==> run a: inputs <==
Design top, start of the top module:
module top #(parameter N = 4) (
  input  wire           clk  ,
  input  wire           rst  ,
  input  wire           start,
  input  wire [8*N-1:0] a_in ,
  input  wire [8*N-1:0] w_in ,
  output wire [8*N-1:0] y_out,
  output wire           ready,
  output wire           done
);
clock: 4.25 ns
lec_check: 0
cap_margin: 40
core_margin: 2
core_utilization: 72
cts_cluster_size: 24
place_density: 0.64
setup_slack_margin: 0.54
slew_margin: 20
run.sh (not shown) runs the stock make flow with config.mk's settings and CLKGATE_MAP_FILE=.
==> inputs of run b, as changes to run a <==
Settings changed: ABC_AREA set to 1, CAP_MARGIN 40 to 20, CORE_UTILIZATION 72 to 70, CTS_CLUSTER_SIZE 24 to 74, PLACE_DENSITY 0.64 to unset, SETUP_SLACK_MARGIN 0.54 to unset.
==> flow/constraint.sdc (replaced) <==
create_clock -name core_clock -period 3.57 [get_ports {clk}]
set_input_delay 0.7140 -clock core_clock [delete_from_list [all_inputs] [get_ports {clk}]]
set_output_delay 0.7140 -clock core_clock [all_outputs]
set_load 0.01 [all_outputs]
==> comparison <==
- Run a finished but failed the layout checks on setup timing. Run b produced a layout that fails on setup timing.
- In run b the count of clock-buffer cells in the layout is lower than in run a, by 4.
- In run a the cell area is lower than in run b, by about 12%.
- Of run a and run b, run b has the higher synthesized cell count (gap 24%, measured against run b).
- Against run a, the setup slack of run b is lower by 0.83 ns.
- Between run a and run b, the lower first-iteration DRC count is in run a (gap about 46%, measured against run b).
- In run a the final cell count is smaller than in run b, by about 22%.
- In run a the critical path depth is lower than in run b, by 2.
- Of run a and run b, run b has the higher non-clock buffer count (gap 412).
==> figures <==
| metric | run a | run b |
|---|---|---|
| Status | finished with violations | finished with violations |
| Violated checks | setup timing | setup timing |
| Routed length per placed instance | 18.1 um | 19.8 um |
| Chip width | 278 um | 290 um |
| Synthesized chip area reported by yosys | 53,900 um2 | 57,400 um2 |
| Area of the die | 77,100 um2 | 84,300 um2 |
| Vertical die size | 278 um | 290 um |
| Global-route wire length before repair | 196,000 um | 237,000 um |
| Peak clock frequency supported by timing | 0.226 GHz | 0.219 GHz |
| Crit path setup slack, layout | -0.165 ns | -0.999 ns |
| Count of unique library cells instantiated by Yosys | 80 | 36 |
| Startpoint of the lowest-slack register-to-register path | dut.genblk1[1].genblk1[1].mac_i_j.w_reg[4]$_DFFE_PP_ | dut.genblk1[1].genblk1[1].mac_i_j.w_reg[2]$_DFFE_PP_ |
| Final TNS setup | -1.74 ns | -57.83 ns |
| Largest net degree at the start of global routing | 101 | 64 |
| Worst Path Required | 4.75 ns | 4.10 ns |
| Share of synthesized area spent on multiplexers | 0.0557% | 0% |
| Grt met3 use | 3.45% | 4.24% |
| Tally of filler cells in the layout | 3,478 | 3,101 |
| Total setup buffers inserted after CTS | 184 | 192 |
| Global placement routability congestion | 0.871 | 0.893 |
| Relative area of non-clock buffer cells in the final design | 7.97% | 11.8% |


==> inputs of build 34 <==
top again, from the RTL that the note above started with.
make LEC_CHECK=0 ABC_AREA=0 CAP_MARGIN=20 CELL_PAD_IN_SITES_DETAIL_PLACEMENT=2 CORE_MARGIN=4 CORE_UTILIZATION=25 CTS_CLUSTER_DIAMETER=333 CTS_CLUSTER_SIZE=58 GPL_ROUTABILITY_DRIVEN=1 GPL_TIMING_DRIVEN=1 HOLD_SLACK_MARGIN=0.21 MAX_ROUTING_LAYER=met5 MIN_ROUTING_LAYER=met2 PLACE_DENSITY=0.72 SETUP_SLACK_MARGIN=0.59 SLEW_MARGIN=35 TNS_END_PERCENT=15 finish   # period 3.03 ns
==> inputs of build 60, as changes to build 34 <==
==> flow/config.mk (replaced) <==
export PLATFORM = sky130hd
export DESIGN_NAME = top
export DESIGN_NICKNAME = top
export VERILOG_FILES = /design/flow/design.v
export SDC_FILE = /design/flow/constraint.sdc
export NUM_CORES = 4
export LEC_CHECK = 0
export ABC_AREA = 1
export CAP_MARGIN = 20
export CORE_MARGIN = 2
export CORE_UTILIZATION = 72
export CTS_CLUSTER_DIAMETER = 228
export CTS_CLUSTER_SIZE = 15
export GPL_ROUTABILITY_DRIVEN = 0
export GPL_TIMING_DRIVEN = 1
export MAX_ROUTING_LAYER = met4
export PLACE_DENSITY_LB_ADDON = 0.09
export SETUP_SLACK_MARGIN = 0.59
export SLEW_MARGIN = 20
==> flow/constraint.sdc (replaced) <==
create_clock -name core_clock -period 4.06 [get_ports {clk}]
set_input_delay 0.8120 -clock core_clock [delete_from_list [all_inputs] [get_ports {clk}]]
set_output_delay 0.8120 -clock core_clock [all_outputs]
set_load 0.01 [all_outputs]
==> comparison table <==
item                                                            build 34         build 60
Synthesized area per cell                                       9.66 um2         7.87 um2
Portion of netlist area occupied by mux cells                   0.000557                0
Synth Instances                                                     5579             7297
Init Core Util                                                     0.251            0.727
Die Y                                                             472 um           286 um
Synthesized netlist net count                                       7007             8725
H-tree level count                                                     1                2
Floorplan die width                                               472 um           286 um
Post-synth top area share                                          0.278            0.261
Summed standard-cell area reported by yosys                    53900 um2        57400 um2
Simple-Gate Fraction of Synth Area                                 0.149            0.164
Xor/xnor share                                                    0.0310           0.0179
Post-DP HPWL                                                   245000 um         95200 um
Run status                                     aborted with a tool error  failed layout checks
Failing step                                              global routing                -
Reasons for failing layout checks                                      -     setup timing
